==> 07-24 <==
// IOTDF
module IOTDF( clk, rst, in_en, iot_in, fn_sel, busy, valid, iot_out);
==> flow/config.mk <==
export PLATFORM = sky130hd
export DESIGN_NAME = IOTDF
export DESIGN_NICKNAME = IOTDF
export VERILOG_FILES = /design/flow/design.v
export SDC_FILE = /design/flow/constraint.sdc
export NUM_CORES = 4
export LEC_CHECK = 0
export ABC_AREA = 0
export CAP_MARGIN = 0
export CELL_PAD_IN_SITES_DETAIL_PLACEMENT = 0
export CORE_ASPECT_RATIO = 0.91
export CORE_MARGIN = 2
export CORE_UTILIZATION = 50
export HOLD_SLACK_MARGIN = -0.06
export MAX_ROUTING_LAYER = met4
export PLACE_DENSITY = 0.51
export SETUP_SLACK_MARGIN = 0.93
export SLEW_MARGIN = 20
export TNS_END_PERCENT = 75
==> flow/constraint.sdc <==
create_clock -name core_clock -period 3.34 [get_ports {clk}]
set_input_delay 0.6680 -clock core_clock [delete_from_list [all_inputs] [get_ports {clk}]]
set_output_delay 0.6680 -clock core_clock [all_outputs]
set_load 0.01 [all_outputs]
run.sh (not shown) runs the stock make flow with config.mk's settings and CLKGATE_MAP_FILE=.
==> 09-28 (differences from 07-24) <==
==> flow/config.mk (replaced) <==
export PLATFORM = sky130hd
export DESIGN_NAME = IOTDF
export DESIGN_NICKNAME = IOTDF
export VERILOG_FILES = /design/flow/design.v
export SDC_FILE = /design/flow/constraint.sdc
export NUM_CORES = 4
export LEC_CHECK = 0
export CAP_MARGIN = 20
export CORE_MARGIN = 2
export CORE_UTILIZATION = 30
export SETUP_SLACK_MARGIN = 0.1
export SLEW_MARGIN = 20
==> flow/constraint.sdc (replaced) <==
create_clock -name core_clock -period 4.79 [get_ports {clk}]
set_input_delay 0.9580 -clock core_clock [delete_from_list [all_inputs] [get_ports {clk}]]
set_output_delay 0.9580 -clock core_clock [all_outputs]
set_load 0.01 [all_outputs]
==> summary of the runs <==
09-28 reached the layout checks and failed them: setup timing. 07-24 finished but failed the layout checks on setup timing. Of 07-24 and 09-28, 07-24 has the higher non-clock buffer count (gap 299). Synthesized cell count is the same in 09-28 and 07-24. Of 07-24 and 09-28, 09-28 has the higher die size (gap 40%, measured against 09-28). Of 07-24 and 09-28, 09-28 has the higher worst hold slack (gap 0.016 ns). Between 07-24 and 09-28, the lower utilization is in 09-28 (gap 31 points). Synthesized area is the same in 09-28 and 07-24. Of 07-24 and 09-28, 09-28 has the higher register-to-register slack (gap 1.5 ns). Of 09-28 and 07-24, 07-24 has the higher first-iteration DRC count (gap about 34%, measured against 07-24). Sequential cell count is the same in 07-24 and 09-28.


==> inputs of run F <==
IOTDF again, from the RTL that the note above started with.
export LEC_CHECK = 0
export ABC_AREA = 0
export CAP_MARGIN = 0
export CELL_PAD_IN_SITES_DETAIL_PLACEMENT = 0
export CORE_ASPECT_RATIO = 1.92
export CORE_MARGIN = 2
export CORE_UTILIZATION = 57
export CTS_CLUSTER_DIAMETER = 303
export MAX_ROUTING_LAYER = met4
export SLEW_MARGIN = 20
export TNS_END_PERCENT = 75
create_clock -name core_clock -period 1.39 [get_ports {clk}]
==> run K: changes against run F <==
==> flow/config.mk (replaced) <==
export PLATFORM = sky130hd
export DESIGN_NAME = IOTDF
export DESIGN_NICKNAME = IOTDF
export VERILOG_FILES = /design/flow/design.v
export SDC_FILE = /design/flow/constraint.sdc
export NUM_CORES = 4
export LEC_CHECK = 0
export CAP_MARGIN = 10
export CORE_MARGIN = 2
export CORE_UTILIZATION = 71
export CTS_CLUSTER_DIAMETER = 314
export CTS_CLUSTER_SIZE = 41
export PLACE_DENSITY_LB_ADDON = 0.25
export SETUP_SLACK_MARGIN = -0.32
export SLEW_MARGIN = 20
==> flow/constraint.sdc (replaced) <==
create_clock -name core_clock -period 3.26 [get_ports {clk}]
set_input_delay 0.6520 -clock core_clock [delete_from_list [all_inputs] [get_ports {clk}]]
set_output_delay 0.6520 -clock core_clock [all_outputs]
set_load 0.01 [all_outputs]
==> run X: changes against run F <==
==> flow/config.mk (replaced) <==
export PLATFORM = sky130hd
export DESIGN_NAME = IOTDF
export DESIGN_NICKNAME = IOTDF
export VERILOG_FILES = /design/flow/design.v
export SDC_FILE = /design/flow/constraint.sdc
export NUM_CORES = 4
export LEC_CHECK = 0
export ABC_AREA = 1
export CAP_MARGIN = 20
export CORE_MARGIN = 2
export CORE_UTILIZATION = 72
export CTS_CLUSTER_DIAMETER = 400
export CTS_CLUSTER_SIZE = 100
export PLACE_DENSITY = 0.39
export SETUP_SLACK_MARGIN = 0.1
export SLEW_MARGIN = 20
==> flow/constraint.sdc (replaced) <==
create_clock -name core_clock -period 1.75 [get_ports {clk}]
set_input_delay 0.3500 -clock core_clock [delete_from_list [all_inputs] [get_ports {clk}]]
set_output_delay 0.3500 -clock core_clock [all_outputs]
set_load 0.01 [all_outputs]
==> run A: changes against run F <==
--- a/flow/config.mk
+++ b/flow/config.mk
@@ -11,6 +11,7 @@
 export CORE_ASPECT_RATIO = 1.92
 export CORE_MARGIN = 2
-export CORE_UTILIZATION = 57
-export CTS_CLUSTER_DIAMETER = 303
+export CORE_UTILIZATION = 61
+export CTS_CLUSTER_DIAMETER = 302
+export HOLD_SLACK_MARGIN = -0.06
 export MAX_ROUTING_LAYER = met4
 export SLEW_MARGIN = 20
==> flow/constraint.sdc (replaced) <==
create_clock -name core_clock -period 1.48 [get_ports {clk}]
set_input_delay 0.2960 -clock core_clock [delete_from_list [all_inputs] [get_ports {clk}]]
set_output_delay 0.2960 -clock core_clock [all_outputs]
set_load 0.01 [all_outputs]
==> notes <==
In run A the area after synthesis is higher than in run X, by about 1.3%. Run A ended with an error in global routing, error GRT-0116. Run F ended with an error in global routing. Run X did not get past detailed placement. Run K died in global routing. Die size: run F > run A > run K > run X. Between run X and run K, the lower synthesized cell count is in run K (gap about 23%, measured against run K).
==> figures <==
| metric | run K | run X | run A | run F |
|---|---|---|---|---|
| Result of the run | did not finish | did not finish | did not finish | did not finish |
| Stage where the flow stopped | global routing | detailed placement | global routing | global routing |
| Placed Instances | 4402 | - | 4777 | 4907 |
| Share of the core filled by cells before placement | 0.7213 | 0.7311 | 0.6181 | 0.5775 |
| Number of nets produced by synthesis | 3464 | 4255 | 3464 | 3464 |
| Yosys chip area | 31210 um^2 | 30800 um^2 | 31210 um^2 | 31210 um^2 |
| Number of placement rows | 76 | 75 | 114 | 118 |
| Max Buffers Root-to-Sink | 3 | - | 3 | 3 |
| Placement-stage cell area | 38520 um^2 | - | 41640 um^2 | 42080 um^2 |
| Post-synthesis simple-gate area fraction | 0.1293 | 0.1998 | 0.1293 | 0.1293 |
| Die area | 45650 um^2 | 44460 um^2 | 53080 um^2 | 56740 um^2 |
| Ao+oa area frac | 0.2650 | 0.2606 | 0.2650 | 0.2650 |
| Number of instances resized during post-cts repair | 69 | - | 52 | 84 |
| Synth Area in XOR/XNOR | 0.04009 | 0.02271 | 0.04009 | 0.04009 |
| Horizontal die dimension | 213.7 um | 210.8 um | 167.2 um | 172.9 um |
| Post-synthesis cell count from yosys | 3366 | 4157 | 3366 | 3366 |
| Synth Seq Share | 0.3832 | 0.3882 | 0.3832 | 0.3832 |
| Netlist area before placement | 31210 um^2 | 30800 um^2 | 31210 um^2 | 31210 um^2 |
| DP Worst Slack | -1569 ps | - | -3350 ps | -4000 ps |
| Adders+Majority by Area | 0.03432 | 0.03412 | 0.03432 | 0.03432 |
| Clock buffers created by TritonCTS | 13 | - | 37 | 39 |
| Die span in y | 213.7 um | 210.8 um | 317.4 um | 328.2 um |


==> inputs of trial 50 <==
Starting RTL as in the previous note.
## IOTDF
module IOTDF( clk, rst, in_en, iot_in, fn_sel, busy, valid, iot_out);
input          clk;
input          rst;
input          in_en;
input  [7:0]   iot_in;
input  [2:0]   fn_sel;
output         busy;
output         valid;
output [127:0] iot_out;
localparam ENCRYPT = 1, DECRYPT = 2, CRC_GEN = 3, TOP2MAX = 4, LAST2MIN = 5;
localparam FUNC_LEFT_1 = 0, FUNC_LEFT_2 = 1, FUNC_RIGHT_1 = 2, FUNC_RIGHT_2 = 3, FUNC_KEEP = 4;
reg [3:0]cnt_read_r, cnt_read_w;  
reg [2:0]cnt_round_r, cnt_round_w;  
reg [1:0]start_output_flag_r, start_output_flag_w;  
reg [2:0] fn_sel_r;
wire [2:0]fn_sel_w = fn_sel;
reg [127:0]iot_in_r, iot_in_w;
reg valid_r;
reg [127:0]iot_out1_r, iot_out1_w;
reg [127:0]iot_out2_r, iot_out2_w;
wire [63:0]IP_out;
wire [31:0]IP_out_L, IP_out_R;
wire [63:0]FP_in, FP_out;
wire [31:0]XOR_out, XOR_in1, XOR_in2;
reg [31:0]MUX_out1_63_32, MUX_out1_31_0;
wire [63:0]MUX_out1_127_64;
wire [55:0]MUX_sub_key_gen_in;
reg [2:0]sub_key_gen_func;
wire [55:0]PC1_out;
wire [47:0]KEY;
wire [55:0]KEY_before_PC2_w, KEY_before_PC2_r;  
wire [2:0]CRC_remainder;
reg [10:0]crc_dividend_in;
reg [127:0]crc_iot_out1_w;
reg Is_in_biggerthan_out1_r, Is_in_biggerthan_out1_w;  
reg Is_in_biggerthan_out2_r, Is_in_biggerthan_out2_w;  
wire Is_in_biggerthan_out1_8b, Is_in_biggerthan_out2_8b;  
wire Is_in_equal_out1_8b, Is_in_equal_out2_8b;  
reg [7:0]cmp_in_in, cmp_in_out1, cmp_in_out2;  
assign busy = 0;
assign valid = valid_r; 
assign iot_out = ((fn_sel_r==TOP2MAX || fn_sel_r==LAST2MIN) && cnt_read_r==1)? iot_out1_r:iot_out2_r;  
always@(*)begin
	cnt_read_w = (in_en)?cnt_read_r + 1'b1:cnt_read_r;
end
always@(posedge clk or posedge rst)begin
	if(rst) cnt_read_r <= 0;
	else cnt_read_r <= cnt_read_w;
end
always@(*)begin
	cnt_round_w = (cnt_read_r==15)? cnt_round_r + 1'b1:cnt_round_r;
end
always@(posedge clk or posedge rst)begin
	if(rst) cnt_round_r <= 0;
	else cnt_round_r <= cnt_round_w;
end
always@(*)begin
	if(start_output_flag_r==0 && cnt_read_r==15)start_output_flag_w = 1;
	else if(start_output_flag_r==1 && cnt_read_r==15)start_output_flag_w = 2;
	else start_output_flag_w = start_output_flag_r;
end
always@(posedge clk or posedge rst)begin
  ...
Settings: LEC_CHECK=0, ABC_AREA=1, CAP_MARGIN=0, CELL_PAD_IN_SITES_DETAIL_PLACEMENT=0, CORE_ASPECT_RATIO=1.14, CORE_MARGIN=2, CORE_UTILIZATION=51, CTS_CLUSTER_DIAMETER=336, CTS_CLUSTER_SIZE=62, GPL_TIMING_DRIVEN=0, HOLD_SLACK_MARGIN=-0.06, MAX_ROUTING_LAYER=met4, PLACE_DENSITY_LB_ADDON=0.28, SLEW_MARGIN=20, TNS_END_PERCENT=15; clock period 3.44 ns.
==> trial 70: changes against trial 50 <==
ABC_AREA = unset   (was 1)
CAP_MARGIN = 20   (was 0)
CELL_PAD_IN_SITES_DETAIL_PLACEMENT = unset   (was 0)
CORE_ASPECT_RATIO = unset   (was 1.14)
CORE_UTILIZATION = 66   (was 51)
CTS_CLUSTER_DIAMETER = 314   (was 336)
CTS_CLUSTER_SIZE = 41   (was 62)
GPL_TIMING_DRIVEN = unset   (was 0)
HOLD_SLACK_MARGIN = unset   (was -0.06)
MAX_ROUTING_LAYER = unset   (was met4)
PLACE_DENSITY_LB_ADDON = unset   (was 0.28)
TNS_END_PERCENT = unset   (was 15)
==> flow/constraint.sdc (replaced) <==
create_clock -name core_clock -period 4.15 [get_ports {clk}]
set_input_delay 0.8300 -clock core_clock [delete_from_list [all_inputs] [get_ports {clk}]]
set_output_delay 0.8300 -clock core_clock [all_outputs]
set_load 0.01 [all_outputs]
==> trial 76: changes against trial 50 <==
ABC_AREA = unset   (was 1)
CAP_MARGIN = 20   (was 0)
CELL_PAD_IN_SITES_DETAIL_PLACEMENT = unset   (was 0)
CORE_ASPECT_RATIO = unset   (was 1.14)
CORE_UTILIZATION = 46   (was 51)
CTS_CLUSTER_DIAMETER = unset   (was 336)
CTS_CLUSTER_SIZE = unset   (was 62)
GPL_TIMING_DRIVEN = unset   (was 0)
HOLD_SLACK_MARGIN = unset   (was -0.06)
MAX_ROUTING_LAYER = unset   (was met4)
PLACE_DENSITY_LB_ADDON = unset   (was 0.28)
SETUP_SLACK_MARGIN = -0.26   (was unset)
TNS_END_PERCENT = unset   (was 15)
==> flow/constraint.sdc (replaced) <==
create_clock -name core_clock -period 4.62 [get_ports {clk}]
set_input_delay 0.9240 -clock core_clock [delete_from_list [all_inputs] [get_ports {clk}]]
set_output_delay 0.9240 -clock core_clock [all_outputs]
set_load 0.01 [all_outputs]
==> trial 55: changes against trial 50 <==
ABC_AREA = 0   (was 1)
CELL_PAD_IN_SITES_DETAIL_PLACEMENT = 2   (was 0)
CORE_ASPECT_RATIO = 1.92   (was 1.14)
CORE_UTILIZATION = 22   (was 51)
CTS_CLUSTER_DIAMETER = unset   (was 336)
CTS_CLUSTER_SIZE = 83   (was 62)
GPL_ROUTABILITY_DRIVEN = 0   (was unset)
PLACE_DENSITY_LB_ADDON = 0.15   (was 0.28)
TNS_END_PERCENT = 75   (was 15)
==> comparison table <==
| metric | trial 76 | trial 70 | trial 55 | trial 50 |
|---|---|---|---|---|
| Outcome | failed layout checks | stopped before the end | failed layout checks | stopped before the end |
| Last stage reached | - | 5_1_grt | - | 5_1_grt |
| Reasons for failing layout checks | setup timing | - | capacitance limit, slew limit, setup timing | - |
| Final Hold Vio Count | 0 | - | 0 | - |
| Worst setup slack after placement | -0.447 ns | -0.611 ns | -4.72 ns | -4.57 ns |
| Post-layout worst setup margin | -0.366 ns | - | -3.06 ns | - |
| Launching element of the worst setup path | cnt_read_r[1] | - | cnt_read_r[0] | - |
| Count of standard-cell rows | 95 | 79 | 191 | 96 |
| Logic gate fraction of the total cell area | 46.4% | - | 48.0% | - |
| Highest attainable clock frequency | 201 MHz | - | 154 MHz | - |
| Cell depth of the worst setup path | 20 | - | 25 | - |
| Number of cells in the design after placement | 4487 | 4202 | 5363 | 5099 |
| Fraction of the mapped netlist area in compound gates | 26.5% | 26.5% | 26.5% | 26.1% |
| Chip Height | 264 um | 221 um | 526 um | 266 um |
| First-pass detailed-route iteration total | 15 | - | 33 | - |
| Synthesized instance count | 3366 | 3366 | 3366 | 4157 |
| TritonCTS clock tree | built | - | built | - |
| Capturing element type of the critical path | flop | - | flop | - |
| Number of standard cells in the final layout excluding fillers | 4628 | - | 5683 | - |
| Number of different library cells in the post-synthesis netlist | 85 | 85 | 85 | 60 |
| Core Footprint | 67200 um^2 | 46700 um^2 | 141000 um^2 | 59900 um^2 |
| Number of vias in the routed layout | 36700 | - | 39500 | - |
| YS chip area | 31200 um^2 | 31200 um^2 | 31200 um^2 | 30800 um^2 |
| Summed negative setup slack over all endpoints | -70.22 ns | - | -1471.51 ns | - |


==> tundra: inputs <==
Starting RTL as in the previous note.
clock: 3.5 ns
lec_check: 0
cap_margin: 20
core_margin: 2
core_utilization: 50
cts_cluster_size: 58
setup_slack_margin: -0.34
slew_margin: 40
tns_end_percent: 5
==> juniper (differences from tundra) <==
--- a/flow/config.mk
+++ b/flow/config.mk
@@ -8,7 +8,7 @@
 export CAP_MARGIN = 20
+export CORE_ASPECT_RATIO = 1.67
 export CORE_MARGIN = 2
-export CORE_UTILIZATION = 50
-export CTS_CLUSTER_SIZE = 58
-export SETUP_SLACK_MARGIN = -0.34
-export SLEW_MARGIN = 40
-export TNS_END_PERCENT = 5
+export CORE_UTILIZATION = 58
+export HOLD_SLACK_MARGIN = 0.29
+export SETUP_SLACK_MARGIN = -0.45
+export SLEW_MARGIN = 20
==> flow/constraint.sdc (replaced) <==
create_clock -name core_clock -period 4.85 [get_ports {clk}]
set_input_delay 0.9700 -clock core_clock [delete_from_list [all_inputs] [get_ports {clk}]]
set_output_delay 0.9700 -clock core_clock [all_outputs]
set_load 0.01 [all_outputs]
==> results <==
Core Box Area: tundra 61,700 um^2; juniper 53,100 um^2
Standard-cell rows: tundra 91; juniper 109
Worst slack, placed: tundra -1780 ps; juniper -294 ps
Number of gates given a new drive strength after cts: tundra 296; juniper 0
Buffer count from post-CTS setup fixing: tundra 42; juniper 0
Core utilization at floorplan: tundra 0.506; juniper 0.588
Outcome: tundra finished with violations; juniper aborted with a tool error
Stage where the flow stopped: tundra -; juniper global routing (5_1_grt)
Layout check failures: tundra setup timing; juniper -
Post-DP Area: tundra 39,400 um^2; juniper 35,400 um^2
CTS H-tree lvls: tundra 2; juniper 2
Share of synthesized area occupied by flip-flops and latches: tundra 0.383; juniper 0.383
TritonCTS Sinks: tundra 400; juniper 400
GPL Wtd Cong: tundra 1.25; juniper 1.31
Instance count after placement with tap cells included: tundra 4,784; juniper 4,147
EDFF count, synth: tundra 389; juniper 389
Die Footprint: tundra 64,400 um^2; juniper 55,700 um^2
Async SR Flop Fraction: tundra 0.0275; juniper 0.0275
Num CTS Buffers: tundra 47; juniper 40
Post-synth top flop: tundra edfxtp_1; juniper edfxtp_1
Post-synthesis mux area share: tundra 0.0913; juniper 0.0913
Average cell area after synthesis: tundra 9.27 um^2; juniper 9.27 um^2
Die Y-Extent: tundra 254 um; juniper 304 um
Estimated wirelength of the detail-placed design: tundra 146 mm; juniper 140 mm
DIE WIDTH: tundra 254 um; juniper 184 um
